==> design.v <==
module sdram_controller (
        input   clk,
        input   rst,
        output  sdram_cle,
        output  sdram_cs,
        output  sdram_cas,
        output  sdram_ras,
        output  sdram_we,
        output  sdram_dqm,
        output  [1:0]  sdram_ba,
        output  [12:0] sdram_a,
        input   [31:0] sdram_dqi,
        output  [31:0] sdram_dqo,
        input   [22:0] user_addr,    
        input   rw,                  
        input   [31:0] data_in,      
        output  [31:0] data_out,     
        output  busy,                
        input   in_valid,            
        output  out_valid            
    );
    localparam tCASL            = 13'd2;        
    localparam tPRE             = 13'd2;        
    localparam tACT             = 13'd2;        
    localparam tREF             = 13'd6;        
    localparam tRef_Counter     = 10'd750;     
    wire [22:0] addr;
    wire [12:0] Mapped_RA;
    wire [1:0]  Mapped_BA;
    wire [7:0]  Mapped_CA;
    reg        req_rw_q;
    reg [22:0] req_addr_q;
    reg [31:0] req_data_q;
    reg        start_q;
    wire        eff_rw   = start_q ? req_rw_q   : rw;
    wire [22:0] eff_addr = start_q ? req_addr_q : user_addr;
    wire [31:0] eff_data = start_q ? req_data_q : data_in;
    assign Mapped_RA = {eff_addr[22:10]};
    assign Mapped_BA = {eff_addr[9:8]};
    assign Mapped_CA = {eff_addr[7:0]};
    assign addr = {Mapped_RA, Mapped_BA, Mapped_CA};
    wire[22:0]next_input_addr;
    wire[22:0]next_addr;
    wire [12:0] next_Mapped_RA;
    wire [1:0]  next_Mapped_BA;
    wire [7:0]  next_Mapped_CA;
    assign next_input_addr = eff_addr + 8;  
    assign next_Mapped_RA = {next_input_addr[22:10]};
    assign next_Mapped_BA = {next_input_addr[9:8]};
    assign next_Mapped_CA = {next_input_addr[7:0]};
    assign next_addr = {next_Mapped_RA,next_Mapped_BA,next_Mapped_CA}; 
    reg [31:0] cache_d[0:1], cache_q[0:1];
    reg [22:0] cache_addr_d[0:1], cache_addr_q[0:1];
    reg [1:0]  cache_cnt_d[0:1], cache_cnt_q[0:1]; 
    reg [1:0]  cache_vld_d, cache_vld_q;
    localparam CMD_UNSELECTED    = 4'b1000;
    localparam CMD_NOP           = 4'b0111;
    localparam CMD_ACTIVE        = 4'b0011;
    localparam CMD_READ          = 4'b0101;
    localparam CMD_WRITE         = 4'b0100;
    localparam CMD_TERMINATE     = 4'b0110;
    localparam CMD_PRECHARGE     = 4'b0010;
    localparam CMD_REFRESH       = 4'b0001;
    localparam CMD_LOAD_MODE_REG = 4'b0000;
    localparam STATE_SIZE = 4;
    localparam INIT = 4'd0,
               WAIT = 4'd1,
               PRECHARGE_INIT = 4'd2,
               REFRESH_INIT_1 = 4'd3,
               REFRESH_INIT_2 = 4'd4,
               LOAD_MODE_REG = 4'd5,
               IDLE = 4'd6,
               REFRESH = 4'd7,
               ACTIVATE = 4'd8,
               READ = 4'd9,
               READ_RES = 4'd10,
               WRITE = 4'd11,
               PRECHARGE = 4'd12;
    reg cle_d, cle_q;
    reg dqm_q, dqm_d;
    reg [3:0] cmd_d, cmd_q;
    reg [1:0] ba_d, ba_q;
    reg [12:0] a_d, a_q;
    reg [31:0] dq_d, dq_q;
    reg [31:0] dqi_d, dqi_q;
    reg dq_en_d, dq_en_q;
    assign sdram_cle = cle_q;
    assign sdram_cs = cmd_q[3];
    assign sdram_ras = cmd_q[2];
    assign sdram_cas = cmd_q[1];
    assign sdram_we = cmd_q[0];
    assign sdram_dqm = dqm_q;
    assign sdram_ba = ba_q;
    assign sdram_a = a_q;
    assign sdram_dqo = dq_en_q ? dq_q : 32'h00000000;
    reg [STATE_SIZE-1:0] state_d, state_q;
    reg [STATE_SIZE-1:0] next_state_d, next_state_q;
    reg [22:0] addr_d, addr_q;
    reg [31:0] data_d, data_q;
    reg out_valid_d, out_valid_q;
    reg [15:0] delay_ctr_d, delay_ctr_q;
    reg [9:0] refresh_ctr_d, refresh_ctr_q;
    reg refresh_flag_d, refresh_flag_q;
    reg ready_d, ready_q;
    reg start_d;
    reg rw_op_d, rw_op_q;
    reg [3:0] row_open_d, row_open_q;
    reg [12:0] row_addr_d[3:0], row_addr_q[3:0];
    reg [2:0] precharge_bank_d, precharge_bank_q;
    integer i;
    assign data_out = data_q;
    assign busy = !ready_q;
    assign out_valid = out_valid_q;
    always @* begin
        dq_d = dq_q;
        dqi_d = sdram_dqi;
        dq_en_d = 1'b0;  
        cle_d = cle_q;
        cmd_d = CMD_NOP;  
        dqm_d = 1'b0;
        ba_d = 2'd0;
        a_d = 13'd0;
        state_d = state_q;
        next_state_d = next_state_q;
        delay_ctr_d = delay_ctr_q;
        addr_d = addr_q;
        data_d = data_q;
        out_valid_d = 1'b0;
        precharge_bank_d = precharge_bank_q;
        rw_op_d = rw_op_q;
        ready_d = ready_q;
        start_d = start_q;
        row_open_d = row_open_q;
        for (i = 0; i < 4; i = i + 1)
            row_addr_d[i] = row_addr_q[i];
        refresh_flag_d = refresh_flag_q;
        refresh_ctr_d = refresh_ctr_q + 1'b1;
        if (refresh_ctr_q > tRef_Counter) begin
            refresh_ctr_d = 10'd0;
            refresh_flag_d = 1'b1;
        end
        cache_d[0] = cache_q[0];
        cache_d[1] = cache_q[1];
        cache_addr_d[0] = cache_addr_q[0];
        cache_addr_d[1] = cache_addr_q[1];
        cache_cnt_d[0] = cache_cnt_q[0];
        cache_cnt_d[1] = cache_cnt_q[1];
        cache_vld_d = cache_vld_q;
        case(cache_cnt_q[0])
            0:begin
                cache_d[0] = sdram_dqi;
                cache_cnt_d[0] = 2'b11;
            end
            1:cache_cnt_d[0] = 2'b00;
            2:cache_cnt_d[0] = 2'b01;
        endcase
        case(cache_cnt_q[1])
            0:begin
                cache_d[1] = sdram_dqi;
                cache_cnt_d[1] = 2'b11;
            end
            1:cache_cnt_d[1] = 2'b00;
            2:cache_cnt_d[1] = 2'b01;
        endcase
        case (state_q)
            INIT: begin
                row_open_d = 4'b0;
                out_valid_d = 1'b0;
                a_d = {3'b000, 1'b0, 2'b00, 3'b010, 1'b0, 3'b010};  
                ba_d = 2'b0;
                cle_d = 1'b1;
                state_d = WAIT;
                delay_ctr_d = 16'd0;
                next_state_d = IDLE;
                refresh_flag_d = 1'b0;
                refresh_ctr_d = 10'b1;
                ready_d = 1'b0;
                dq_en_d = 1'b0;
            end
            WAIT: begin
                delay_ctr_d = delay_ctr_q - 1'b1;
                if (delay_ctr_q == 13'd0) begin
                    state_d = next_state_q;
                end
            end
            IDLE: begin
            	start_d = start_q;
                if (ready_q && in_valid) begin
                        start_d = 1'd1;
                end
                if (refresh_flag_q) begin  
                    ready_d = 1'b0;
                    state_d = PRECHARGE;
                    next_state_d = REFRESH;
                    precharge_bank_d = 3'b100;  
                    refresh_flag_d = 1'b0;  
                end 
                else if ((ready_q && in_valid) || start_q) begin  
                    start_d = 1'd0;
                    ready_d = 1'b0;  
                    rw_op_d = eff_rw;  
                    addr_d = addr;
                    if (eff_rw)  
                        data_d = eff_data;
                    if (row_open_q[addr[9:8]]) begin
                        if (row_addr_q[addr[9:8]] == addr[22:10]) begin  
                            if (eff_rw)
                                state_d = WRITE;
                            else begin
                                if (cache_vld_q[addr[2]] && cache_cnt_q[addr[2]] == 2'b11 && cache_addr_q[addr[2]] == addr[22:0]) begin  
                                    out_valid_d = 1'b1;
                                    data_d = cache_q[addr[2]];
                                    if(row_open_q[next_addr[9:8]] && row_addr_q[next_addr[9:8]] == next_addr[22:10]) begin
                                        cmd_d = CMD_READ;
                                        a_d = {2'b0, 1'b0, next_addr[7:0], 2'b0};
                                        ba_d = next_addr[9:8];
                                        cache_addr_d[next_addr[2]] = next_addr;
                                        cache_cnt_d[next_addr[2]] = 2;
                    cache_vld_d[next_addr[2]] = 1'b1;
                                    end
                                end
                                else begin                  
                                    state_d = READ;
                                end
                            end
                        end 
                        else begin  
                            state_d = PRECHARGE;  
                            precharge_bank_d = {1'b0, addr[9:8]};
                            next_state_d = ACTIVATE;  
                        end
                    end 
                    else begin  
                        state_d = ACTIVATE;  
                    end
                end
                else if (!ready_q) begin
                    ready_d = 1;
                end
            end
            REFRESH: begin
                cmd_d = CMD_REFRESH;
                state_d = WAIT;
                delay_ctr_d = tREF;
                next_state_d = IDLE;
            end
            ACTIVATE: begin
                cmd_d = CMD_ACTIVE;
                a_d = addr_q[22:10];
                ba_d = addr_q[9:8];
                delay_ctr_d = tACT;
                state_d = WAIT;
                if (rw_op_q)
                    next_state_d = WRITE;
                else
                    next_state_d = READ;
                row_open_d[addr_q[9:8]] = 1'b1;  
                row_addr_d[addr_q[9:8]] = addr_q[22:10];
            end
            READ: begin
                cmd_d = CMD_READ;
                a_d = {2'b0, 1'b0, addr_q[7:0], 2'b0};
                ba_d = addr_q[9:8];
                state_d = WAIT;
                delay_ctr_d = tCASL; 
                next_state_d = READ_RES;
            end
            READ_RES: begin
                data_d = dqi_q;  
                out_valid_d = 1'b1;
                state_d = IDLE;
                if (row_open_q[next_addr[9:8]] && row_addr_q[next_addr[9:8]] == next_addr[22:10]) begin
                    cmd_d = CMD_READ;
                    a_d = {2'b0, 1'b0, next_addr[7:0], 2'b0};  
                    ba_d = next_addr[9:8];
                    cache_addr_d[next_addr[2]] = next_addr;
                    cache_cnt_d[next_addr[2]] = 2;
                    cache_vld_d[next_addr[2]] = 1'b1;
            	end
            end
            WRITE: begin
                cmd_d = CMD_WRITE;
                dq_d = data_q;
                dq_en_d = 1'b1;  
                a_d = {2'b0, 1'b0, addr_q[7:0], 2'b00};
                ba_d = addr_q[9:8];
                for (i = 0; i < 2; i = i + 1) begin
                    if (cache_addr_q[i] == addr_q) begin
                        cache_d[i] = data_q;
                        cache_cnt_d[i] = 2'b11;
                    end
                end
                state_d = IDLE;
            end
            PRECHARGE: begin
                cmd_d = CMD_PRECHARGE;
                a_d[10] = precharge_bank_q[2];  
                ba_d = precharge_bank_q[1:0];
                state_d = WAIT;
                delay_ctr_d = tPRE;
                if (precharge_bank_q[2]) begin
                    row_open_d = 4'b0000;  
                end else begin
                    row_open_d[precharge_bank_q[1:0]] = 1'b0;  
                end
            end
            default: state_d = INIT;
        endcase
    end
    always @(posedge clk) begin
        if(rst) begin
            cle_q <= 1'b0;
            dq_en_q <= 1'b0;
            state_q <= INIT;
            ready_q <= 1'b0;
            start_q <= 1'b0;
            cache_q[0] <= 0;
            cache_addr_q[0] <= 0;
            cache_cnt_q[0] <= 2'b11;
            cache_q[1] <= 0;
            cache_addr_q[1] <= 0;
            cache_cnt_q[1] <= 2'b11;
            cache_vld_q <= 2'b00;
        end else begin
            cle_q <= cle_d;
            dq_en_q <= dq_en_d;
            state_q <= state_d;
            ready_q <= ready_d;
            start_q <= start_d;
            cache_q[0] <= cache_d[0];
            cache_addr_q[0] <= cache_addr_d[0];
            cache_cnt_q[0] <= cache_cnt_d[0];
            cache_q[1] <= cache_d[1];
            cache_addr_q[1] <= cache_addr_d[1];
            cache_cnt_q[1] <= cache_cnt_d[1];
            cache_vld_q <= cache_vld_d;
        end
        cmd_q <= cmd_d;
        dqm_q <= dqm_d;
        ba_q <= ba_d;
        a_q <= a_d;
        dq_q <= dq_d;
        dqi_q <= dqi_d;
        next_state_q <= next_state_d;
        refresh_flag_q <= refresh_flag_d;
        refresh_ctr_q <= refresh_ctr_d;
        data_q <= data_d;
        addr_q <= addr_d;
        out_valid_q <= out_valid_d;
        row_open_q <= row_open_d;
        for (i = 0; i < 4; i = i + 1)
            row_addr_q[i] <= row_addr_d[i];
        precharge_bank_q <= precharge_bank_d;
        rw_op_q <= rw_op_d;
        if (state_q == IDLE && ready_q && in_valid) begin
            req_rw_q <= rw;
            req_addr_q <= user_addr;
            req_data_q <= data_in;
        end
        delay_ctr_q <= delay_ctr_d;
    end
endmodule
==> run.sh <==
#!/bin/bash
# the make line also repeats each setting of config.mk as NAME=value (left out here)
make -C /OpenROAD-flow-scripts/flow DESIGN_CONFIG=/design/flow/config.mk WORK_HOME=/design/flow/orfs CLKGATE_MAP_FILE= finish
==> config.mk <==
export PLATFORM = sky130hd
export DESIGN_NAME = sdram_controller
export DESIGN_NICKNAME = sdram_controller
export VERILOG_FILES = /design/flow/design.v
export SDC_FILE = /design/flow/constraint.sdc
export NUM_CORES = 4
export LEC_CHECK = 0
export ABC_AREA = 1
export CAP_MARGIN = 20
export CORE_MARGIN = 2
export CORE_UTILIZATION = 70
export CTS_CLUSTER_DIAMETER = 381
export CTS_CLUSTER_SIZE = 14
export GPL_TIMING_DRIVEN = 1
export HOLD_SLACK_MARGIN = 0.27
export MAX_ROUTING_LAYER = met5
export PLACE_DENSITY_LB_ADDON = 0.27
export SETUP_SLACK_MARGIN = 0.73
export SLEW_MARGIN = 25
==> constraint.sdc <==
create_clock -name core_clock -period 2.92 [get_ports {clk}]
set_input_delay 0.5840 -clock core_clock [delete_from_list [all_inputs] [get_ports {clk}]]
set_output_delay 0.5840 -clock core_clock [all_outputs]
set_load 0.01 [all_outputs]
==> run summary, run 1 <==
run results: DP Cell Count=3175, EDFF count, synth=about 220, leading area contributor after synthesis=edfxtp_1, Inserted Clock Buffers=35, Synth async-reset ratio=0, Yosys Instances=2527, Syn Inst Count=2527, Post-DP Area=23900 um2, Avg Cell Area, Syn=8.03 um2, port buffer count=175, Ys Warns=9, Mapped Area=20300 um2, Halt Stage=5_1_grt, AO/OA Area Share=0.122, Top area cell types=edfxtp_1, dfxtp_1, nand2_1, Post-synth top flop=edfxtp_1, Synth Area in Simple Gates=0.264, synthesis area per yosys=between 20000 and 25000 um2, most numerous cell in the Yosys netlist=nand2_1, # rows=62, Post-DP HPWL=just under 50000 um, distinct lib cells=~55, FP Core Util=0.708, yosys xor share=0.0216, # IOs=178, remaining global-route overflow=2289, GRT Util Overall=1.03, die width=174 um, Synth flops=408, Core Region=28600 um2, Setup WS pre-CTS=-1040 ps, run status=did not finish, Die Area=30300 um2, sequential area share after synthesis=0.513, Top logic family=simple AND/OR/NAND/NOR gates, Root Driver=clkbuf_16, commonest cells in the netlist=nand2_1, nor2_1, inv_1, Post-CTS Hold Buffers=0, Placer Congestion=1.09, top-area cell type share of the netlist area=0.330, Mux cell area share=0, Die H=174 um, H-tree depth=2, Sink Count=408, Max clock buf depth=3, tool error=[ERROR GRT-0232] Routing congestion too high. Check the congestion heatmap in the GUI., Adder Area Share=0.00494
[routing by layer]
layer / GRT overflow / global-route usage
met4: 578 / 1.16
met1: 51 / 0.937
met3: 67 / 0.828
met2: 1585 / 1.25
met5: 8 / 0.631
[stage by stage]
| stage | hold slack [ps] | total power [mW] |
|---|---|---|
| 2_1_floorplan | 439 | 7.82 |
| 4_1_cts | 468 | 13.3 |
| 3_3_place_gp | 450 | 8.59 |
| 3_5_place_dp | 468 | 8.71 |
[timing repair]
action | 4_1_cts
buffers inserted | 33
pin swaps | 71
cloned | 12
setup endpoints to repair | 265
resized | 256
==> inputs of run 2 (changes only) <==
- ABC_AREA: 1 -> not set
- CORE_UTILIZATION: 70 -> 72
- CTS_CLUSTER_DIAMETER: 381 -> not set
- CTS_CLUSTER_SIZE: 14 -> 37
- GPL_TIMING_DRIVEN: 1 -> not set
- HOLD_SLACK_MARGIN: 0.27 -> not set
- MAX_ROUTING_LAYER: met5 -> not set
- PLACE_DENSITY_LB_ADDON: 0.27 -> 0.26
- SETUP_SLACK_MARGIN: 0.73 -> -0.35
- SLEW_MARGIN: 25 -> 35
- clock period: 2.92 -> 3.66 ns (I/O delays scaled with it)
==> run 2 against run 1 <==
Now fails the layout checks on setup timing. Synthesized area decreased by 4.0%. Die size decreased by 6.5%. Synthesized cell count decreased by 30%.
==> run summary, run 2 <==
flow finished, numbers: run status=complete, but fails checks, Layout Check Fails=setup timing, die width=168 um, initial antenna violation count=1, DP Cell Count=2350, clock latency on the worst-skew pair=560 ps, sequential area share after synthesis=0.534, Iter 0 DRT Violations=around 2900, area growth from synthesis to layout=24.8%, Core Region=26700 um2, Post-synth top flop=edfxtp_1, Synth flops=408, cells on worst reg2reg path=15, pwr/cell area=473 nW/um2, Crit path top cell by count=buf_4, r2r startpoint=start_q$_SDFFE_PP0P_, # rows=approximately 60, FMAX=244 MHz, Adder Area Share=0.00514, max-slew violation count=0, Avg Cell Area, Syn=11.0 um2, Pint=8.43 mW, Post-DRT Antenna Nets=0, Top area cell types=edfxtp_1, dfxtp_1, mux2i_1, Mapped Area=19500 um2, r2r endpoint=a_q[2]$_DFF_P_, routed vias=16831, crit path from=start_q$_SDFFE_PP0P_, remaining global-route overflow=0, R2R Setup Slk=-430 ps, path category of the worst min-delay check=reg -> reg, Max clock buf depth=3, Sw Share=0.267, Slowest-stage cell, CP=nor4_1, Synth async-reset ratio=0, period utilization=1.12, Crit. End Element=flip-flop, EDFF count, synth=223, Top logic family=multiplexers, largest vdd supply drop=0.000482 V, top-area cell type share of the netlist area=0.344, Die Area=approximately 28000 um2, crit path cell chain=buf_6 > mux2i_4 > buf_4 > buf_4 > mux2i_1 > xnor2_1 > nor4_1 > buf_4 > nand4_1 > nor4_1 > a21o_1 > buf_4 > buf_4 > nand2_1 > o21ai_0, hold endpoint=cache_vld_q[0]$_SDFFE_PP0P_, router iterations before antenna repair=6, signal arrival time at the worst endpoint=4550 ps, Setup crit end=a_q[2]$_DFF_P_, commonest cells in the netlist=edfxtp_1, mux2i_1, nor2_1, synthesis area per yosys=19500 um2, H-tree depth=2, CTS tree=built, Clk pwr share=0.392, Post-DP HPWL=38700 um, fin worst setup slack=-433 ps, Mux cell area share=0.160, global-route wire length before repair=just under 100000 um, CP required=4120 ps, Met1 Wirelength=22100 um, type of origin of the critical path=flip-flop, port buffer count=175, met3 WL=7970 um, distinct lib cells=75, critical path depth=15, vias in the first global route=16754, Final Hold Fails=0, Crit path max-delay family=buffers and inverters, Leak Pwr=about 9.1 nW, Die H=approximately 170 um, Hold WS=479 ps, AO/OA Area Share=0.0807, Top power group=sequential cells, OpenROAD warning count=31, slowest stage delay, CP=440 ps, minimum clock period=4090 ps, Final #Nets=2170, largest fanout on the critical path=27, worst-margin pin slew=between 900 and 1000 ps, Routed WL=64500 um, Inserted Clock Buffers=42, clock transition at the registers of the reported paths=60 ps, Setup CP Type=reg -> reg, CP bufs+invs=6, Placer Congestion=0.920, yosys xor share=0.0575, FP Core Util=0.729, fin cells=2447, sequential logic power=5.21 mW, most numerous cell in the Yosys netlist=edfxtp_1, largest net degree at the start of global routing=~68, drt wl/cell=26.4 um, top sig layer=met4, hold_sp=cache_vld_q[0]$_SDFFE_PP0P_, register share of total power=0.454, Synth Area in Simple Gates=0.130, # IOs=178, Hold Path Stages=2, GRT Util Overall=0.442, slew margin rel.=0.360, # DRC=0, clk_skew=roughly 21 ps, Root Driver=clkbuf_16, met2 WL=30100 um, Clock Power=4.51 mW, RSZ-0062 raised after global routing=yes, Syn Inst Count=1778, logic gate share of total power=0.154, vias per inst=6.88, Yosys Instances=between 1500 and 2000, final setup violation count=98, Ys Warns=9, Sink Count=408, leading area contributor after synthesis=edfxtp_1, number of max-cap violations=0, combinational power=~1.8 mW, NetSw=3.06 mW
-- run 2: area by class of cell --
class / count / area, um2
antenna: 1 / 2.50
multi-input combinational: 1229 / 8670
clock buffer: 62 / 1270
inverter: 48 / 180
tap: 341 / 427
clock inverter: 16 / 171
fill: 1001 / 2430
sequential: 408 / 10400
timing repair buffer: 342 / 3170
-- run 2: repair_timing --
item                                    CTS  global route
endpoints found under the hold margin     0             0
gates resized                            11            12
gates cloned                              2             1
endpoints found under the setup margin   49            81
pin swaps                                10            11
hold buffers                              0             0
buffers inserted                         14            15
-- run 2: metal layers --
metal	GRT usage	vias to the layer above
li1	-	6946
met5	0	-
met3	0.0910	422
met2	0.729	1489
met1	0.556	7974
met4	0.225	0
-- run 2: through the flow --
stage                     cell area (um2)  worst slack [ps]  utilization  setup TNS, ps  power [mW]
after floorplan                     19600              -584            -         -36870        6.24
after global placement              22600              -892        0.846         -64720        6.85
after detailed placement            22600             -1030        0.846         -74680        6.93
after CTS                           24200              -309        0.905         -15120        11.4
after global routing                24300              -483        0.909         -36040        11.8
final                               24300              -433        0.909         -29470        11.5
==> inputs of run 3 (changes only) <==
- ABC_AREA: not set -> 1
- CTS_CLUSTER_DIAMETER: not set -> 28
- CTS_CLUSTER_SIZE: 37 -> not set
- PLACE_DENSITY_LB_ADDON: 0.26 -> 0.2
- SETUP_SLACK_MARGIN: -0.35 -> 0.56
- SLEW_MARGIN: 35 -> 20
- clock period: 3.66 -> 2.09 ns (I/O delays scaled with it)
==> run 3 against run 2 <==
The flow now stops in 4_1_cts. Synthesized cell count increased by 42%. Die size is 4.0% higher. Synthesized area is 4.1% higher.
==> run summary, run 3 <==
run results: # rows=a little over 60, yosys xor share=0.0216, port buffer count=around 180, tool error=[ERROR DPL-0038] Utilization greater than 100%, impossible to legalize, die width=172 um, Die Area=a little under 30000 um2, # IOs=roughly 180, Top logic family=simple AND/OR/NAND/NOR gates, Synth async-reset ratio=0, EDFF count, synth=223, Placer Congestion=1.14, Post-synth top flop=edfxtp_1, leading area contributor after synthesis=edfxtp_1, Synth Area in Simple Gates=0.264, Syn Inst Count=2527, most numerous cell in the Yosys netlist=nand2_1, Avg Cell Area, Syn=8.03 um2, top-area cell type share of the netlist area=0.330, Core Region=27800 um2, Yosys Instances=2527, Post-DP HPWL=53000 um, Die H=between 150 and 200 um, distinct lib cells=between 50 and 60, Mapped Area=between 20000 and 25000 um2, Halt Stage=4_1_cts, sequential area share after synthesis=0.513, run status=did not finish, Adder Area Share=0.00494, commonest cells in the netlist=nand2_1, nor2_1, inv_1, Top area cell types=edfxtp_1, dfxtp_1, nand2_1, Ys Warns=9, Synth flops=408, synthesis area per yosys=20300 um2, Mux cell area share=0, AO/OA Area Share=0.122, FP Core Util=0.730
## run 3: per-stage QoR
stage / utilization / hold WS (ps) / instances / cell area, um2 / setup WS [ps]
floorplan: - / 437 / 2528 / 21000 / -747
global placement: 0.906 / 448 / 3293 / 25200 / -1510
detailed placement: 0.906 / 469 / 3293 / 25200 / -1860
==> inputs of run 4 (changes only) <==
- ABC_AREA: 1 -> not set
- CORE_UTILIZATION: 72 -> 63
- CTS_CLUSTER_DIAMETER: 28 -> not set
- GPL_ROUTABILITY_DRIVEN: not set -> 0
- MIN_ROUTING_LAYER: not set -> met1
- PLACE_DENSITY_LB_ADDON: 0.2 -> 0.27
- SETUP_SLACK_MARGIN: 0.56 -> not set
- SLEW_MARGIN: 20 -> 0
- clock period: 2.09 -> 2.97 ns (I/O delays scaled with it)
==> run 4 against run 3 <==
Synthesized area decreased by 4.0%. Now fails the layout checks on setup timing. Die size increased by 9.5%. Synthesized cell count decreased by 30%.
==> run summary, run 4 <==
flow finished, numbers: run status=complete, but fails checks, Layout Check Fails=setup timing, remaining global-route overflow=0, die width=180 um, register share of total power=0.462, Pint=~10 mW, leading area contributor after synthesis=edfxtp_1, Yosys Instances=roughly 1800, Iter 0 DRT Violations=1907, CTS tree=built, Fill cells=1622, Mux cell area share=0.160, Adder Area Share=0.00514, EDFF count, synth=223, hold endpoint=req_addr_q[4]$_DFFE_PP_, period utilization=1.32, DP Cell Count=2424, largest fanout on the critical path=6, Design Area, Final=25000 um2, Final Hold Fails=0, minimum clock period=3920 ps, Crit. End Element=flip-flop, clock latency on the worst-skew pair=570 ps, initial antenna violation count=1, routed vias=16266, r2r endpoint=cache_addr_q[1][14]$_SDFFE_PP0P_, sequential area share after synthesis=0.534, Post-CTS Hold Buffers=0, OpenROAD warning count=32, CP required=3440 ps, top-area cell type share of the netlist area=0.344, Sink Count=408, combinational power=2.19 mW, Core Region=30500 um2, sequential logic power=6.43 mW, Inserted Clock Buffers=42, Top area cell types=edfxtp_1, dfxtp_1, mux2i_1, Routed WL=60000 um, Synth Area in Simple Gates=0.130, H-tree depth=2, distinct lib cells=75, Sw Share=0.268, slew margin rel.=0.457, type of origin of the critical path=flip-flop, # rows=64, commonest cells in the netlist=edfxtp_1, mux2i_1, nor2_1, area growth from synthesis to layout=28.5%, signal arrival time at the worst endpoint=between 4000 and 5000 ps, Post-DRT Antenna Nets=0, final setup violation count=106, crit path cell chain=mux2i_1 > inv_1 > ha_4 > nand4_1 > a211oi_4 > xnor2_4 > mux4_2 > xor2_2 > or4b_4 > nor3_4 > and4_4 > buf_12 > buf_12 > mux2i_1, Total Power=about 14 mW, Die H=180 um, hold_sp=user_addr[4], pwr/cell area=557 nW/um2, Mapped Area=around 19000 um2, Synth async-reset ratio=0, cells on worst reg2reg path=14, R2R Setup Slk=-950 ps, path category of the worst min-delay check=in -> reg, fin cells=2531, FMAX=255 MHz, logic gate share of total power=0.157, CP bufs+invs=3, clk_skew=27.9 ps, Hold Path Stages=2, Top logic family=multiplexers, Slowest-stage cell, CP=mux4_2, Die Area=32300 um2, NetSw=3.73 mW, Final #Nets=2199, vias in the first global route=16391, GRT Util Overall=0.355, router iterations before antenna repair=7, Crit path max-delay family=simple AND/OR/NAND/NOR gates, Leak Pwr=9.31 nW, most numerous cell in the Yosys netlist=edfxtp_1, largest net degree at the start of global routing=68, Synth flops=408, r2r startpoint=start_q$_SDFFE_PP0P_, # DRC=0, Post-DP HPWL=37600 um, RSZ-0062 raised after global routing=yes, FP Core Util=0.638, Max clock buf depth=3, AO/OA Area Share=0.0807, Clk pwr share=0.381, largest vdd supply drop=0.000507 V, Root Driver=clkbuf_16, max-slew violation count=0, Setup CP Type=reg -> reg, Syn Inst Count=1778, fin worst setup slack=-947 ps, vias per inst=between 6 and 7, number of max-cap violations=0, global-route wire length before repair=90300 um, Post-DP Area=22800 um2, Sum Neg Setup Slack=-82930 ps, Setup crit end=cache_addr_q[1][14]$_SDFFE_PP0P_, port buffer count=between 150 and 200, crit path from=start_q$_SDFFE_PP0P_, drt wl/cell=23.7 um, Post-synth top flop=edfxtp_1, clock transition at the registers of the reported paths=~60 ps, Clock Power=around 5.3 mW, yosys xor share=0.0575, # IOs=178, Avg Cell Area, Syn=11.0 um2, slowest stage delay, CP=roughly 580 ps, Top power group=sequential cells, critical path depth=14, worst-margin pin slew=814 ps, Ys Warns=9, synthesis area per yosys=roughly 20000 um2
## run 4: layer usage
metal  part of all wire  global-route usage  vias up
li1                   -                   -     7003
met1               0.37               0.459     7855
met2               0.47               0.576     1173
met3               0.11              0.0667      235
met4              0.048               0.178        0
met5                  0                   0        -
## run 4: metrics by stage
| stage | util | setup WS, ps | hold slack [ps] |
|---|---|---|---|
| CTS | 0.810 | -833 | 445 |
| detailed placement | 0.748 | -1500 | 455 |
| floorplan | - | -1270 | 440 |
| global route | 0.820 | -1070 | 484 |
| finish | 0.820 | -947 | 460 |
| global placement | 0.748 | -1410 | 455 |
## run 4: area by class of cell
type,count,area (um2),share of cell area
Sequential cell,408,10400,0.416
Multi-Input combinational cell,1226,8930,0.357
Timing Repair Buffer,374,3620,0.145
Clock buffer,64,1200,0.0482
Tap cell,396,495,0.0198
Inverter,48,184,0.00735
Clock inverter,14,173,0.00690
Antenna cell,1,2.50,0.000100
## run 4: repair_timing
action                                  CTS  global route
gates cloned                              4             4
setup buffers                            15             9
endpoints found under the setup margin  106           106
pin swaps                                22            13
gates resized                            86            40
==> inputs of run 5 (changes only) <==
- ABC_AREA: not set -> 1
- CELL_PAD_IN_SITES_GLOBAL_PLACEMENT: not set -> 2
- CORE_ASPECT_RATIO: not set -> 1.83
- CORE_UTILIZATION: 63 -> 54
- GPL_ROUTABILITY_DRIVEN: 0 -> not set
- MAX_ROUTING_LAYER: not set -> met5
- MIN_ROUTING_LAYER: met1 -> not set
- PLACE_DENSITY: not set -> 0.39
- PLACE_DENSITY_LB_ADDON: 0.27 -> not set
- SETUP_SLACK_MARGIN: not set -> 0.44
- SLEW_MARGIN: 0 -> 10
- TNS_END_PERCENT: not set -> 60
- clock period: 2.97 -> 6.13 ns (I/O delays scaled with it)
==> run 5 against run 4 <==
The run now fails in 3_1_place_gp_skip_io. Die size grew 21%. Synthesized cell count up 42%. Synthesized area up 4.1%.
==> run summary, run 5 <==
run results: run status=did not finish, Halt Stage=3_1_place_gp_skip_io, tool error=[ERROR GPL-0301] Utilization 103.122 % exceeds 100%., Top area cell types=edfxtp_1, dfxtp_1, nand2_1, leading area contributor after synthesis=edfxtp_1, Avg Cell Area, Syn=8.03 um2, Synth Area in Simple Gates=0.264, AO/OA Area Share=0.122, Top logic family=simple AND/OR/NAND/NOR gates, die width=147 um, Adder Area Share=0.00494, yosys xor share=0.0216, distinct lib cells=~55, Die H=266 um, Mux cell area share=0, Mapped Area=a little over 20000 um2, EDFF count, synth=223, Core Region=37200 um2, Ys Warns=9, Synth async-reset ratio=0, Post-synth top flop=edfxtp_1, sequential area share after synthesis=0.513, most numerous cell in the Yosys netlist=nand2_1, top-area cell type share of the netlist area=0.330, Synth flops=408, Syn Inst Count=2527, commonest cells in the netlist=nand2_1, nor2_1, inv_1, # rows=96, synthesis area per yosys=20300 um2, FP Core Util=0.545, Die Area=between 30000 and 40000 um2, Yosys Instances=about 2500
==> inputs of run 6 (changes only) <==
- ABC_AREA: 1 -> not set
- CELL_PAD_IN_SITES_GLOBAL_PLACEMENT: 2 -> not set
- CORE_ASPECT_RATIO: 1.83 -> not set
- CORE_UTILIZATION: 54 -> 72
- CTS_CLUSTER_SIZE: not set -> 37
- MAX_ROUTING_LAYER: met5 -> not set
- PLACE_DENSITY: 0.39 -> not set
- PLACE_DENSITY_LB_ADDON: not set -> 0.01
- SETUP_SLACK_MARGIN: 0.44 -> not set
- SLEW_MARGIN: 10 -> 20
- TNS_END_PERCENT: 60 -> not set
- clock period: 6.13 -> 3.46 ns (I/O delays scaled with it)
==> run 6 against run 5 <==
The layout now fails its checks (setup timing). Synthesized cell count decreased by 30%. Die size decreased by 28%. Synthesized area decreased by 4.0%.
==> run summary, run 6 <==
flow finished, numbers: run status=complete, but fails checks, Layout Check Fails=setup timing, synthesis area per yosys=about 20000 um2, sequential logic power=5.53 mW, Post-synth top flop=edfxtp_1, r2r startpoint=req_addr_q[4]$_DFFE_PP_, Crit. End Element=flip-flop, critical path depth=17, Die H=168 um, remaining global-route overflow=0, fin cells=2477, Pint=8.70 mW, Root Driver=clkbuf_16, Sw Share=0.272, area growth from synthesis to layout=27.4%, final setup violation count=104, commonest cells in the netlist=edfxtp_1, mux2i_1, nor2_1, minimum clock period=3940 ps, crit path cell chain=mux2i_2 > inv_2 > ha_4 > nand4_1 > a211oi_2 > buf_4 > xnor2_4 > buf_12 > buf_8 > mux4_2 > xnor2_2 > o211ai_1 > nor4bb_4 > and4_4 > buf_12 > buf_16 > mux2i_2, Crit path max-delay family=multiplexers, Clock Power=4.51 mW, FMAX=254 MHz, type of origin of the critical path=flip-flop, Yosys Instances=around 1800, global-route wire length before repair=92500 um, path category of the worst min-delay check=reg -> reg, Adder Area Share=0.00514, Iter 0 DRT Violations=2270, # IOs=178, clock latency on the worst-skew pair=550 ps, signal arrival time at the worst endpoint=4400 ps, slowest stage delay, CP=530 ps, Avg Cell Area, Syn=11.0 um2, Die Area=between 20000 and 30000 um2, R2R Setup Slk=-480 ps, Placer Congestion=1.01, largest vdd supply drop=0.000487 V, worst-margin pin slew=1190 ps, largest fanout on the critical path=6, router iterations before antenna repair=6, Syn Inst Count=1778, Top area cell types=edfxtp_1, dfxtp_1, mux2i_1, Mux cell area share=0.160, register share of total power=0.462, Clk pwr share=0.377, Top logic family=multiplexers, leading area contributor after synthesis=edfxtp_1, Post-DP HPWL=38200 um, routed vias=16777, DP Cell Count=2370, pwr/cell area=482 nW/um2, Final #Nets=2200, sequential area share after synthesis=0.534, Final Hold Fails=0, hold_sp=cache_vld_q[0]$_SDFFE_PP0P_, Setup crit end=cache_addr_q[1][11]$_SDFFE_PP0P_, FP Core Util=0.729, Routed WL=63700 um, OpenROAD warning count=32, Mapped Area=19500 um2, top-area cell type share of the netlist area=0.344, die width=168 um, logic gate share of total power=0.160, number of max-cap violations=0, AO/OA Area Share=0.0807, RSZ-0062 raised after global routing=yes, cells on worst reg2reg path=17, fin worst setup slack=-477 ps, Setup CP Type=reg -> reg, hold endpoint=cache_vld_q[0]$_SDFFE_PP0P_, vias in the first global route=between 15000 and 20000, Core Region=26700 um2, NetSw=3.26 mW, max-slew violation count=0, GRT Util Overall=0.421, slew margin rel.=0.197, Sink Count=408, port buffer count=about 180, Antenna diodes=0, Ys Warns=9, period utilization=1.14, combinational power=1.92 mW, Synth Area in Simple Gates=0.130, r2r endpoint=cache_addr_q[1][11]$_SDFFE_PP0P_, crit path from=req_addr_q[4]$_DFFE_PP_, drt wl/cell=25.7 um, distinct lib cells=75, Leak Pwr=roughly 9.3 nW, Hold Path Stages=2, clock transition at the registers of the reported paths=70 ps, Synth flops=408, Synth async-reset ratio=0, CTS tree=built, Slowest-stage cell, CP=mux4_2, vias per inst=6.77, Post-DRT Antenna Nets=0, initial antenna violation count=0, CP bufs+invs=6, yosys xor share=0.0575, most numerous cell in the Yosys netlist=edfxtp_1, # DRC=0, largest net degree at the start of global routing=68, Sum Neg Setup Slack=-32050 ps, Setup WS pre-CTS=-1110 ps, EDFF count, synth=223, Inserted Clock Buffers=43, Top power group=sequential cells, clk_skew=23.6 ps, Max clock buf depth=3, # rows=around 60, CP required=roughly 3900 ps, H-tree depth=2, Post-CTS Hold Buffers=0
run 6: area by class of cell:
type / instances / area [um2]
sequential: 408 / 10400
multi-input combinational: 1226 / 8880
timing repair buffer: 374 / 3580
fill: 915 / 1910
clock buffer: 65 / 1230
tap: 341 / 427
inverter: 48 / 180
clock inverter: 15 / 119
run 6: per-stage QoR:
step | total power [mW] | instance area, um2 | utilization | hold WS [ps]
floorplan | 6.60 | 19600 | - | 440
CTS | 11.8 | 24400 | 0.913 | 472
finish | 12.0 | 24800 | 0.929 | 473
global placement | 7.25 | 22700 | 0.851 | 453
detailed placement | 7.33 | 22700 | 0.851 | 454
global route | 12.2 | 24800 | 0.929 | 502
run 6: layer usage:
metal / vias up / global-route usage / share of wire
li1: 7003 / - / -
met1: 8041 / 0.526 / 0.35
met2: 1418 / 0.706 / 0.48
met3: 315 / 0.0821 / 0.12
met4: 0 / 0.214 / 0.061
met5: - / 0 / 0
run 6: what timing repair did:
item	CTS	global route
pin swaps	5	12
setup endpoints to repair	104	106
cloned	5	1
buffers inserted	10	14
gates resized	33	73
==> inputs of run 7 (changes only) <==
- ABC_AREA: not set -> 1
- CAP_MARGIN: 20 -> 35
- CELL_PAD_IN_SITES_DETAIL_PLACEMENT: not set -> 2
- CORE_MARGIN: 2 -> 4
- CORE_UTILIZATION: 72 -> 40
- CTS_CLUSTER_DIAMETER: not set -> 347
- CTS_CLUSTER_SIZE: 37 -> 20
- HOLD_SLACK_MARGIN: not set -> 0.14
- MAX_ROUTING_LAYER: not set -> met4
- PLACE_DENSITY_LB_ADDON: 0.01 -> not set
- SETUP_SLACK_MARGIN: not set -> 0.74
- SLEW_MARGIN: 20 -> 15
- clock period: 3.46 -> 4.2 ns (I/O delays scaled with it)
==> run 7 against run 6 <==
The flow now stops in 5_1_grt. Die size is 92% higher. Synthesized cell count is 42% higher. Synthesized area is 4.1% higher.
==> run summary, run 7 <==
run results: Top area cell types=edfxtp_1, dfxtp_1, nand2_1, Adder Area Share=0.00494, top-area cell type share of the netlist area=0.330, Die Area=about 54000 um2, Synth flops=408, Avg Cell Area, Syn=8.03 um2, Syn Inst Count=2527, die width=233 um, FP Core Util=0.404, commonest cells in the netlist=nand2_1, nor2_1, inv_1, Inserted Clock Buffers=24, Root Driver=clkbuf_16, Synth async-reset ratio=0, run status=did not finish, yosys xor share=0.0216, leading area contributor after synthesis=edfxtp_1, most numerous cell in the Yosys netlist=nand2_1, Post-CTS Hold Buffers=0, Setup WS pre-CTS=-444 ps, Core Region=50200 um2, Post-synth top flop=edfxtp_1, Top logic family=simple AND/OR/NAND/NOR gates, Max clock buf depth=3, Yosys Instances=2527, Sink Count=408, Halt Stage=5_1_grt, Post-DP Area=23500 um2, # IOs=178, Die H=approximately 230 um, # rows=between 80 and 90, Placer Congestion=0.982, Mapped Area=20300 um2, EDFF count, synth=between 200 and 250, H-tree depth=1, synthesis area per yosys=between 20000 and 25000 um2, Ys Warns=9, sequential area share after synthesis=0.513, Post-DP HPWL=74000 um, port buffer count=175, Mux cell area share=0, distinct lib cells=55, AO/OA Area Share=0.122, Synth Area in Simple Gates=0.264
-- run 7: timing repair --
| action | 4_1_cts |
|---|---|
| pin swaps | 90 |
| setup buffers | 61 |
| setup endpoints to repair | 106 |
| gates cloned | 8 |
| gates resized | 276 |
-- run 7: per-stage QoR --
stage / setup TNS, ps / instances
after floorplan: 0 / 2528
after global placement: 0 / 3395
after detailed placement: -16770 / 3397
after CTS: 0 / 3510
==> inputs of run 8 (changes only) <==
- CAP_MARGIN: 35 -> 20
- CELL_PAD_IN_SITES_DETAIL_PLACEMENT: 2 -> 0
- CELL_PAD_IN_SITES_GLOBAL_PLACEMENT: not set -> 2
- CORE_ASPECT_RATIO: not set -> 1.23
- CORE_MARGIN: 4 -> 2
- CORE_UTILIZATION: 40 -> 50
- CTS_CLUSTER_DIAMETER: 347 -> not set
- CTS_CLUSTER_SIZE: 20 -> not set
- HOLD_SLACK_MARGIN: 0.14 -> not set
- MAX_ROUTING_LAYER: met4 -> not set
- PLACE_DENSITY_LB_ADDON: not set -> 0.17
- SETUP_SLACK_MARGIN: 0.74 -> not set
- SLEW_MARGIN: 15 -> 20
- clock period: 4.2 -> 2.96 ns (I/O delays scaled with it)
==> run 8 against run 7 <==
The run fails in 3_3_place_gp. Die size down 22%. Synthesized area unchanged. Synthesized cell count unchanged.
==> run summary, run 8 <==
run results: run status=did not finish, Halt Stage=3_3_place_gp, tool error=[ERROR FLW-0024] Place density exceeds 1.0 (current PLACE_DENSITY_LB_ADDON =  0.17). Please check if the value of  PLACE_DENSITY_LB_ADDON is between 0 and 0.99., Post-synth top flop=edfxtp_1, FP Core Util=0.508, Top area cell types=edfxtp_1, dfxtp_1, nand2_1, Synth flops=408, # rows=81, yosys xor share=0.0216, Syn Inst Count=approximately 2500, EDFF count, synth=223, Synth async-reset ratio=0, most numerous cell in the Yosys netlist=nand2_1, Avg Cell Area, Syn=~8 um2, Core Region=39900 um2, synthesis area per yosys=between 20000 and 25000 um2, Die H=227 um, Yosys Instances=between 2000 and 3000, Mux cell area share=0, Mapped Area=around 20000 um2, die width=between 150 and 200 um, leading area contributor after synthesis=edfxtp_1, Top logic family=simple AND/OR/NAND/NOR gates, AO/OA Area Share=0.122, commonest cells in the netlist=nand2_1, nor2_1, inv_1, Die Area=42200 um2, top-area cell type share of the netlist area=0.330, distinct lib cells=around 55, # IOs=178, sequential area share after synthesis=0.513, Synth Area in Simple Gates=0.264, Ys Warns=9, Adder Area Share=0.00494
==> inputs of run 9 (changes only) <==
- ABC_AREA: 1 -> not set
- CAP_MARGIN: 20 -> 40
- CELL_PAD_IN_SITES_DETAIL_PLACEMENT: 0 -> not set
- CELL_PAD_IN_SITES_GLOBAL_PLACEMENT: 2 -> not set
- CORE_ASPECT_RATIO: 1.23 -> not set
- CORE_UTILIZATION: 50 -> 72
- CTS_CLUSTER_SIZE: not set -> 18
- PLACE_DENSITY_LB_ADDON: 0.17 -> not set
- TNS_END_PERCENT: not set -> 5
- clock period: 2.96 -> 2.33 ns (I/O delays scaled with it)
==> run 9 against run 8 <==
The flow stops in 5_1_grt. Synthesized cell count shrank 30%. Synthesized area shrank 4.0%. Die size shrank 33%.
==> run summary, run 9 <==
run results: run status=did not finish, Halt Stage=5_1_grt, tool error=[ERROR GRT-0232] Routing congestion too high. Check the congestion heatmap in the GUI., Placer Congestion=0.950, top-area cell type share of the netlist area=0.344, Max clock buf depth=3, remaining global-route overflow=8, Yosys Instances=1778, Avg Cell Area, Syn=11.0 um2, Synth flops=408, sequential area share after synthesis=0.534, FP Core Util=0.729, die width=168 um, synthesis area per yosys=approximately 19000 um2, yosys xor share=0.0575, Ys Warns=9, Synth async-reset ratio=0, Core Region=approximately 27000 um2, Adder Area Share=0.00514, DP Cell Count=2477, Mux cell area share=0.160, Inserted Clock Buffers=42, # rows=roughly 60, H-tree depth=2, Top logic family=multiplexers, Die Area=28400 um2, # IOs=178, Post-DP HPWL=42300 um, Top area cell types=edfxtp_1, dfxtp_1, mux2i_1, Mapped Area=19500 um2, Post-synth top flop=edfxtp_1, Syn Inst Count=1778, leading area contributor after synthesis=edfxtp_1, EDFF count, synth=between 200 and 250, Synth Area in Simple Gates=0.130, AO/OA Area Share=0.0807, GRT Util Overall=0.778, Root Driver=clkbuf_16, commonest cells in the netlist=edfxtp_1, mux2i_1, nor2_1, most numerous cell in the Yosys netlist=edfxtp_1, port buffer count=roughly 180, Sink Count=408, distinct lib cells=75, Setup WS pre-CTS=-2230 ps, Die H=168 um
## run 9: metal layers
| metal | GRT overflow | global-route usage |
|---|---|---|
| met5 | 0 | 0.310 |
| met1 | 0 | 0.779 |
| met3 | 2 | 0.635 |
| met2 | 3 | 0.936 |
| met4 | 3 | 0.779 |
## run 9: timing repair
item / CTS
resized: 80
pin swaps: 17
hold buffers: 0
setup buffers: 11
setup endpoints to repair: 204
cloned: 4
## run 9: per-stage QoR
stage | hold slack [ps] | instance area, um2 | power (mW) | setup TNS, ps
3_5_place_dp | 455 | 23600 | 11.0 | -209420
4_1_cts | 357 | 25500 | 17.6 | -143130
2_1_floorplan | 426 | 19500 | 9.81 | -331830
3_3_place_gp | 444 | 23600 | 10.9 | -192800
==> inputs of run 10 (changes only) <==
- CAP_MARGIN: 40 -> 20
- CTS_CLUSTER_SIZE: 18 -> 39
- PLACE_DENSITY_LB_ADDON: not set -> 0.27
- clock period: 2.33 -> 2.32 ns (I/O delays scaled with it)
==> run 10 against run 9 <==
The run again fails in 5_1_grt. Die size stayed put. Synthesized area stayed put. Synthesized cell count stayed put.
==> run summary, run 10 <==
run results: Setup WS pre-CTS=-2160 ps, Max clock buf depth=3, run status=did not finish, sequential area share after synthesis=0.534, Post-synth top flop=edfxtp_1, Top area cell types=edfxtp_1, dfxtp_1, mux2i_1, FP Core Util=0.729, EDFF count, synth=223, Die Area=28400 um2, Avg Cell Area, Syn=approximately 11 um2, # IOs=178, Core Region=26700 um2, Mux cell area share=0.160, Ys Warns=9, Yosys Instances=1778, Post-DP Area=23600 um2, Halt Stage=5_1_grt, Inserted Clock Buffers=41, commonest cells in the netlist=edfxtp_1, mux2i_1, nor2_1, Root Driver=clkbuf_16, synthesis area per yosys=~19000 um2, Synth async-reset ratio=0, # rows=60, Synth Area in Simple Gates=0.130, Synth flops=408, distinct lib cells=75, yosys xor share=0.0575, leading area contributor after synthesis=edfxtp_1, Placer Congestion=0.940, Top logic family=multiplexers, Sink Count=408, Die H=168 um, AO/OA Area Share=0.0807, Post-DP HPWL=about 42000 um, Adder Area Share=0.00514, tool error=[ERROR GRT-0232] Routing congestion too high. Check the congestion heatmap in the GUI., top-area cell type share of the netlist area=0.344, most numerous cell in the Yosys netlist=edfxtp_1, port buffer count=between 150 and 200, GRT Util Overall=0.952, Mapped Area=19500 um2, Syn Inst Count=1778, H-tree depth=2, remaining global-route overflow=1266, die width=168 um
## run 10: per-stage QoR
step / util / power (mW) / cells
after CTS: 0.945 / 17.5 / 2555
after detailed placement: 0.883 / 11.1 / 2473
after global placement: 0.883 / 10.9 / 2473
after floorplan: - / 9.85 / 1779
## run 10: routing by layer
metal / global-route usage / overflow
met1: 0.892 / 8
met2: 1.14 / 890
met3: 0.791 / 14
met4: 1.06 / 349
met5: 0.457 / 5
## run 10: timing repair
item,CTS
hold buffers,0
setup buffers,8
endpoints found under the setup margin,202
pin swaps,13
cloned,1
resized,72
==> inputs of run 11 (changes only) <==
- CORE_UTILIZATION: 72 -> 65
- CTS_CLUSTER_SIZE: 39 -> not set
- PLACE_DENSITY_LB_ADDON: 0.27 -> not set
- SETUP_SLACK_MARGIN: not set -> 0.84
- TNS_END_PERCENT: 5 -> not set
- clock period: 2.32 -> 3.1 ns (I/O delays scaled with it)
==> run 11 against run 10 <==
The layout now fails its checks (setup timing). Die size grew 11%. Synthesized area unchanged. Synthesized cell count did not move.
==> run summary, run 11 <==
flow finished, numbers: run status=complete, but fails checks, Layout Check Fails=setup timing, Leak Pwr=9.65 nW, largest vdd supply drop=0.000453 V, initial antenna violation count=2, port buffer count=approximately 180, Post-DRT Antenna Nets=0, # DRC=0, drt wl/cell=23.4 um, clk_skew=21.1 ps, yosys xor share=0.0575, pwr/cell area=518 nW/um2, Hold Path Stages=2, r2r startpoint=start_q$_SDFFE_PP0P_, crit path from=start_q$_SDFFE_PP0P_, global-route wire length before repair=89400 um, area growth from synthesis to layout=31.3%, R2R Setup Slk=-870 ps, Yosys Instances=approximately 1800, CTS tree=built, cells on worst reg2reg path=17, Adder Area Share=0.00514, H-tree depth=2, Top area cell types=edfxtp_1, dfxtp_1, mux2i_1, Sink Count=408, distinct lib cells=between 70 and 80, Syn Inst Count=1778, Mapped Area=19500 um2, Inserted Clock Buffers=approximately 43, worst-margin pin slew=806 ps, clock transition at the registers of the reported paths=70 ps, combinational power=around 2.1 mW, sequential area share after synthesis=0.534, vias per inst=6.25, logic gate share of total power=0.157, Synth Area in Simple Gates=0.130, minimum clock period=3970 ps, FMAX=252 MHz, largest net degree at the start of global routing=between 60 and 70, sequential logic power=6.15 mW, Pint=9.71 mW, Mux cell area share=0.160, slowest stage delay, CP=520 ps, CP bufs+invs=6, number of max-cap violations=0, Root Driver=clkbuf_16, Max clock buf depth=3, Crit path max-delay family=multiplexers, synthesis area per yosys=19500 um2, Top power group=sequential cells, FP Core Util=0.659, r2r endpoint=cache_addr_q[1][9]$_SDFFE_PP0P_, crit path cell chain=mux2i_2 > inv_2 > ha_4 > nand4_1 > a211oi_2 > buf_4 > xnor2_4 > buf_12 > buf_4 > mux4_2 > xnor2_2 > nand3_2 > nor4bb_4 > and4_4 > buf_6 > buf_16 > mux2i_1, met2 GRT Util=0.606, die width=between 150 and 200 um, remaining global-route overflow=0, # IOs=178, GRT busiest layer=met2, Ys Warns=9, hold endpoint=cache_vld_q[0]$_SDFFE_PP0P_, EDFF count, synth=223, commonest cells in the netlist=edfxtp_1, mux2i_1, nor2_1, Fill cells=1479, critical path depth=17, Setup CP Type=reg -> reg, largest fanout on the critical path=5, Die Area=between 30000 and 40000 um2, router iterations before antenna repair=5, top-area cell type share of the netlist area=0.344, most numerous cell in the Yosys netlist=edfxtp_1, register share of total power=0.464, Total Power=~13 mW, fin worst setup slack=-871 ps, path category of the worst min-delay check=in -> reg, Setup crit end=cache_addr_q[1][9]$_SDFFE_PP0P_, Post-DP Area=22900 um2, # rows=63, Sum Neg Setup Slack=-59530 ps, OpenROAD warning count=34, Iter 0 DRT Violations=1701, GR Util met3=0.0702, Post-synth top flop=edfxtp_1, Core Region=~30000 um2, Crit path top cell by count=buf_4, Final #Nets=2233, clock latency on the worst-skew pair=between 500 and 600 ps, Crit. End Element=flip-flop, vias in the first global route=16019, RSZ-0062 raised after global routing=yes, period utilization=1.28, Synth async-reset ratio=0, fin util=0.865, Placer Congestion=0.936, slew margin rel.=0.458, Slowest-stage cell, CP=mux4_2, hold_sp=rst, Sw Share=0.267, Gate Area=9170 um2, AO/OA Area Share=0.0807, Top logic family=multiplexers, Clk pwr share=0.378, Routed WL=60000 um, max-slew violation count=0, routed vias=15983, GRT Util Overall=0.375, Die H=177 um, Synth flops=408, CP required=3540 ps, Final Hold Fails=0, Seq. cell area=10400 um2, Clock Power=5.01 mW, Post-DP HPWL=between 30000 and 40000 um, met1 layer usage reported by global route=0.486, Avg Cell Area, Syn=11.0 um2, Design Area, Final=approximately 26000 um2, signal arrival time at the worst endpoint=approximately 4400 ps, type of origin of the critical path=flip-flop, final setup violation count=106, leading area contributor after synthesis=edfxtp_1, NetSw=3.53 mW
[run 11: what timing repair did]
item,in CTS,in global routing
buffers inserted,28,13
hold buffers,0,0
endpoints found under the setup margin,203,243
pin swaps,40,40
cloned,11,1
gates resized,121,85
[run 11: metrics by stage]
stage | worst slack, ps | hold WS, ps | cells
2_1_floorplan | -1140 | 440 | 1779
3_3_place_gp | -1370 | 449 | 2426
3_5_place_dp | -1450 | 464 | 2426
4_1_cts | -820 | 423 | 2544
5_1_grt | -993 | 450 | 2559
6_report | -871 | 446 | 2559
[run 11: layout make-up]
class | count | area share
sequential | 408 | 0.407
multi-input combinational | 1226 | 0.359
timing repair buffer | 407 | 0.155
clock buffer | 58 | 0.0467
tap | 390 | 0.0191
inverter | 48 | 0.00719
clock inverter | 21 | 0.00646
antenna | 1 | 0.0000979
[run 11: metal layers]
| metal | wire length (um) | share of wire | vias up |
|---|---|---|---|
| li1 | - | - | 7079 |
| met1 | 22900 | 0.38 | 7720 |
| met2 | 28600 | 0.48 | 968 |
| met3 | 5530 | 0.092 | 214 |
| met4 | 3000 | 0.050 | 2 |
| met5 | 13 | 0.00022 | - |
==> inputs of run 12 (changes only) <==
- CORE_UTILIZATION: 65 -> 71
- CTS_CLUSTER_SIZE: not set -> 37
- PLACE_DENSITY_LB_ADDON: not set -> 0.01
- SETUP_SLACK_MARGIN: 0.84 -> 0.81
- clock period: 3.1 -> 3.23 ns (I/O delays scaled with it)
==> run 12 against run 11 <==
Still fails the layout checks on setup timing. Synthesized area unchanged. Via count increased by 7.5%. Combinational power barely moved. Sequential power is 3.7% lower. Sequential cell count is the same. Wire length up 13%. Non-clock buffer count shrank 50. Worst setup slack better by 7.7 ps. Critical endpoint is now cache_addr_q[1][7]$_SDFFE_PP0P_. Largest power group unchanged. Highest routed layer is now met4.
==> run summary, run 12 <==
flow finished, numbers: run status=complete, but fails checks, Layout Check Fails=setup timing, cells on worst reg2reg path=17, Pint=9.53 mW, area growth from synthesis to layout=27.5%, vias per inst=around 7, Crit. End Element=flip-flop, Adder Area Share=0.00514, die width=170 um, number of max-cap violations=0, port buffer count=175, period utilization=1.27, register share of total power=0.453, critical path depth=17, Antenna diodes=0, commonest cells in the netlist=edfxtp_1, mux2i_1, nor2_1, Post-DP Area=22800 um2, combinational power=2.10 mW, distinct lib cells=between 70 and 80, worst-margin pin slew=about 680 ps, CP bufs+invs=6, R2R Setup Slk=-860 ps, GRT Util Overall=0.438, Hold Path Stages=1, Final Hold Fails=0, Synth Area in Simple Gates=0.130, hold endpoint=cache_vld_q[1]$_SDFFE_PP0P_, pwr/cell area=527 nW/um2, largest net degree at the start of global routing=68, NetSw=3.54 mW, logic gate share of total power=0.160, CP required=3680 ps, sequential area share after synthesis=0.534, Inserted Clock Buffers=40, type of origin of the critical path=flip-flop, initial antenna violation count=1, EDFF count, synth=223, Yosys Instances=1778, path category of the worst min-delay check=reg -> reg, most numerous cell in the Yosys netlist=edfxtp_1, Crit path top cell by count=buf_4, Post-DP HPWL=approximately 38000 um, Die H=170 um, AO/OA Area Share=0.0807, Avg Cell Area, Syn=11.0 um2, Top power group=sequential cells, slew margin rel.=0.544, global-route wire length before repair=around 96000 um, FP Core Util=0.723, Slowest-stage cell, CP=mux4_2, # rows=around 60, Sw Share=0.271, Synth async-reset ratio=0, remaining global-route overflow=0, Core Region=around 27000 um2, Max clock buf depth=3, routed vias=17187, Top logic family=multiplexers, drt wl/cell=27.7 um, fin worst setup slack=-864 ps, Iter 0 DRT Violations=2677, Mux cell area share=0.160, final setup violation count=approximately 110, r2r endpoint=cache_addr_q[1][7]$_SDFFE_PP0P_, crit path cell chain=mux2i_4 > inv_2 > ha_4 > nand4_1 > a211oi_2 > buf_4 > xnor2_4 > buf_12 > buf_4 > buf_4 > mux4_2 > xnor2_2 > nand2_1 > nor3_4 > and4_4 > buf_16 > mux2i_1, Syn Inst Count=1778, Setup CP Type=reg -> reg, Fill cells=879, crit path from=start_q$_SDFFE_PP0P_, Leak Pwr=9.39 nW, Clock Power=5.06 mW, clk_skew=24.6 ps, Ys Warns=9, clock transition at the registers of the reported paths=70 ps, FMAX=244 MHz, vias in the first global route=17156, Routed WL=around 68000 um, top-area cell type share of the netlist area=0.344, leading area contributor after synthesis=edfxtp_1, minimum clock period=4090 ps, Post-DRT Antenna Nets=0, H-tree depth=2, Die Area=28800 um2, Setup WS pre-CTS=-1340 ps, Placer Congestion=0.966, signal arrival time at the worst endpoint=4550 ps, largest vdd supply drop=0.000512 V, Sink Count=408, Hold WS=493 ps, Post-synth top flop=edfxtp_1, Total Power=13.1 mW, RSZ-0062 raised after global routing=yes, Mapped Area=19500 um2, largest fanout on the critical path=6, hold_sp=cache_vld_q[1]$_SDFFE_PP0P_, Final #Nets=2180, Clk pwr share=0.387, max-slew violation count=0, # IOs=178, Top area cell types=edfxtp_1, dfxtp_1, mux2i_1, OpenROAD warning count=32, r2r startpoint=start_q$_SDFFE_PP0P_, Setup crit end=cache_addr_q[1][7]$_SDFFE_PP0P_, sequential logic power=5.92 mW, Root Driver=clkbuf_16, # DRC=0, synthesis area per yosys=approximately 20000 um2, yosys xor share=0.0575, router iterations before antenna repair=8, clock latency on the worst-skew pair=about 560 ps, CTS tree=built, Crit path max-delay family=multiplexers, Synth flops=408, slowest stage delay, CP=530 ps, Design Area, Final=24800 um2
-- run 12: layout make-up --
class / instances / area [um2] / area share
Multi-Input combinational cell: 1226 / 8990 / 0.362
Sequential cell: 408 / 10400 / 0.419
Tap cell: 341 / 427 / 0.0172
Timing Repair Buffer: 357 / 3430 / 0.138
Inverter: 48 / 184 / 0.00741
Clock inverter: 22 / 272 / 0.0109
Clock buffer: 52 / 1120 / 0.0450
-- run 12: metal layers --
metal	up-vias	routed length (um)	track usage
li1	6965	-	-
met5	-	0	0
met3	427	8350	0.0861
met1	8150	23100	0.544
met2	1645	31700	0.722
met4	0	4760	0.245
-- run 12: timing repair --
item,CTS,global route
resized,102,48
cloned,3,1
buffers inserted,14,2
pin swaps,19,39
endpoints found under the setup margin,158,183
hold buffers,0,0
-- run 12: per-stage QoR --
stage	TNS, ps	utilization	instances
after floorplan	-61200	-	1779
after global placement	-106590	0.845	2360
after detailed placement	-116400	0.845	2360
after CTS	-51310	0.912	2451
after global routing	-83030	0.921	2454
final	-75620	0.921	2454
==> inputs of run 13 (changes only) <==
- ABC_AREA: not set -> 1
- CAP_MARGIN: 20 -> 30
- CELL_PAD_IN_SITES_DETAIL_PLACEMENT: not set -> 2
- CELL_PAD_IN_SITES_GLOBAL_PLACEMENT: not set -> 2
- CORE_UTILIZATION: 71 -> 59
- CTS_CLUSTER_DIAMETER: not set -> 110
- CTS_CLUSTER_SIZE: 37 -> 95
- GPL_ROUTABILITY_DRIVEN: not set -> 1
- GPL_TIMING_DRIVEN: not set -> 0
- MAX_ROUTING_LAYER: not set -> met5
- MIN_ROUTING_LAYER: not set -> met2
- PLACE_DENSITY_LB_ADDON: 0.01 -> 0.27
- SETUP_SLACK_MARGIN: 0.81 -> not set
- SLEW_MARGIN: 20 -> 0
- clock period: 3.23 -> 4.3 ns (I/O delays scaled with it)
==> run 13 against run 12 <==
The flow now stops in 3_1_place_gp_skip_io. Synthesized cell count is 42% higher. Die size grew 25%. Synthesized area up 4.1%.
==> run summary, run 13 <==
run results: Die H=189 um, yosys xor share=0.0216, Synth Area in Simple Gates=0.264, Top logic family=simple AND/OR/NAND/NOR gates, EDFF count, synth=223, # rows=67, Ys Warns=9, Synth async-reset ratio=0, top-area cell type share of the netlist area=0.330, Core Region=33700 um2, Yosys Instances=between 2000 and 3000, sequential area share after synthesis=0.513, die width=about 190 um, Halt Stage=3_1_place_gp_skip_io, Synth flops=408, run status=did not finish, distinct lib cells=roughly 55, AO/OA Area Share=0.122, Post-synth top flop=edfxtp_1, Die Area=35900 um2, Top area cell types=edfxtp_1, dfxtp_1, nand2_1, Mapped Area=between 20000 and 25000 um2, tool error=[ERROR FLW-0024] Place density exceeds 1.0 (current PLACE_DENSITY_LB_ADDON =  0.27). Please check if the value of  PLACE_DENSITY_LB_ADDON is between 0 and 0.99., Avg Cell Area, Syn=8.03 um2, commonest cells in the netlist=nand2_1, nor2_1, inv_1, synthesis area per yosys=20300 um2, most numerous cell in the Yosys netlist=nand2_1, leading area contributor after synthesis=edfxtp_1, FP Core Util=0.602, Syn Inst Count=2527, Mux cell area share=0, Adder Area Share=0.00494
==> inputs of run 14 (changes only) <==
- ABC_AREA: 1 -> not set
- CAP_MARGIN: 30 -> 20
- CELL_PAD_IN_SITES_DETAIL_PLACEMENT: 2 -> not set
- CELL_PAD_IN_SITES_GLOBAL_PLACEMENT: 2 -> not set
- CORE_UTILIZATION: 59 -> 72
- CTS_CLUSTER_DIAMETER: 110 -> not set
- CTS_CLUSTER_SIZE: 95 -> 37
- GPL_ROUTABILITY_DRIVEN: 1 -> not set
- GPL_TIMING_DRIVEN: 0 -> not set
- MAX_ROUTING_LAYER: met5 -> not set
- MIN_ROUTING_LAYER: met2 -> not set
- PLACE_DENSITY_LB_ADDON: 0.27 -> 0.26
- SLEW_MARGIN: 0 -> 20
- clock period: 4.3 -> 3.86 ns (I/O delays scaled with it)
==> run 14 against run 13 <==
Now fails the layout checks on setup timing. Synthesized area decreased by 4.0%. Synthesized cell count decreased by 30%. Die size shrank 21%.
==> run summary, run 14 <==
flow finished, numbers: Setup WS pre-CTS=-896 ps, slowest stage delay, CP=430 ps, r2r startpoint=start_q$_SDFFE_PP0P_, Crit path max-delay family=simple AND/OR/NAND/NOR gates, Sink Count=408, Setup crit end=cache_cnt_q[0][0]$_SDFF_PP1_, die width=168 um, CTS tree=built, Top power group=sequential cells, Post-DP HPWL=38400 um, r2r endpoint=cache_cnt_q[0][0]$_SDFF_PP1_, logic gate share of total power=0.154, Root Driver=clkbuf_16, router iterations before antenna repair=9, CP required=approximately 4300 ps, type of origin of the critical path=flip-flop, final setup violation count=97, crit path from=start_q$_SDFFE_PP0P_, synthesis area per yosys=between 15000 and 20000 um2, area growth from synthesis to layout=26.2%, Adder Area Share=0.00514, vias in the first global route=16932, EDFF count, synth=around 220, Top area cell types=edfxtp_1, dfxtp_1, mux2i_1, NetSw=2.96 mW, Clock Power=~4.4 mW, Final #Nets=2165, Setup CP Type=reg -> reg, Final Hold Fails=0, Routed WL=70800 um, Yosys Instances=1778, Synth flops=408, Hold Path Stages=2, Top logic family=multiplexers, Die H=between 150 and 200 um, fin cells=between 2000 and 2500, hold endpoint=cache_addr_q[1][18]$_SDFFE_PP0P_, top-area cell type share of the netlist area=0.344, yosys xor share=0.0575, Mux cell area share=0.160, largest fanout on the critical path=15, Post-DP Area=22600 um2, crit path cell chain=buf_4 > buf_12 > mux2i_4 > buf_12 > buf_4 > mux2i_1 > xnor2_1 > nor4_1 > nand4_1 > nor4_2 > buf_4 > and3_1 > o211ai_1 > o2bb2a_2, R2R Setup Slk=-420 ps, GRT Util Overall=0.446, FP Core Util=0.729, Post-synth top flop=edfxtp_1, clk_skew=27.0 ps, drt wl/cell=roughly 29 um, hold_sp=cache_addr_q[1][18]$_SDFFE_PP0P_, clock latency on the worst-skew pair=550 ps, H-tree depth=2, clock transition at the registers of the reported paths=about 70 ps, vias per inst=between 7 and 8, # rows=roughly 60, Mapped Area=19500 um2, RSZ-0062 raised after global routing=yes, CP bufs+invs=5, minimum clock period=approximately 4300 ps, Synth async-reset ratio=0, Iter 0 DRT Violations=3122, fin worst setup slack=-422 ps, sequential logic power=4.94 mW, run status=complete, but fails checks, Pint=around 8.1 mW, leading area contributor after synthesis=edfxtp_1, signal arrival time at the worst endpoint=4720 ps, # IOs=178, Total Power=around 11 mW, register share of total power=0.447, Sum Neg Setup Slack=-16990 ps, Layout Check Fails=setup timing, cells on worst reg2reg path=14, Synth Area in Simple Gates=0.130, slew margin rel.=0.115, sequential area share after synthesis=0.534, Clk pwr share=0.400, Avg Cell Area, Syn=11.0 um2, Sw Share=0.268, path category of the worst min-delay check=reg -> reg, Hold WS=between 500 and 600 ps, largest net degree at the start of global routing=77, most numerous cell in the Yosys netlist=edfxtp_1, FMAX=234 MHz, worst-margin pin slew=1320 ps, initial antenna violation count=3, Post-DRT Antenna Nets=0, number of max-cap violations=0, routed vias=17469, Crit. End Element=flip-flop, AO/OA Area Share=0.0807, Ys Warns=9, Die Area=28400 um2, distinct lib cells=around 75, Design Area, Final=~25000 um2, Slowest-stage cell, CP=nor4_2, combinational power=1.70 mW, global-route wire length before repair=97600 um, commonest cells in the netlist=edfxtp_1, mux2i_1, nor2_1, Inserted Clock Buffers=41, port buffer count=175, fin util=0.919, max-slew violation count=0, # DRC=0, Crit path top cell by count=buf_4, remaining global-route overflow=0, Max clock buf depth=3, period utilization=1.11, pwr/cell area=450 nW/um2, Placer Congestion=approximately 0.94, critical path depth=14, Core Region=roughly 27000 um2, largest vdd supply drop=0.000415 V, Syn Inst Count=1778, OpenROAD warning count=32, Leak Pwr=9.14 nW, DP Cell Count=2346
run 14: final cells by class:
cell class	instances	area, um2
clock inverter	13	230
timing repair buffer	341	3250
multi-input combinational	1226	8850
fill	875	2150
tap	341	427
sequential	408	10400
inverter	48	180
antenna	2	5.00
clock buffer	62	1230
run 14: what timing repair did:
action / in CTS / in global routing
cloned: 1 / 1
resized: 27 / 48
pin swaps: 9 / 10
hold buffers: 0 / 0
setup endpoints to repair: 62 / 101
hold endpoints to repair: 0 / 0
buffers inserted: 11 / 6
run 14: routing by layer:
| metal | vias up | share of wire | GRT usage |
|---|---|---|---|
| li1 | 6917 | - | - |
| met1 | 8114 | 0.32 | 0.557 |
| met2 | 1852 | 0.46 | 0.731 |
| met3 | 586 | 0.14 | 0.0956 |
| met4 | 0 | 0.083 | 0.246 |
| met5 | - | 0 | 0 |
Power is estimated from default activity; no workload was simulated.
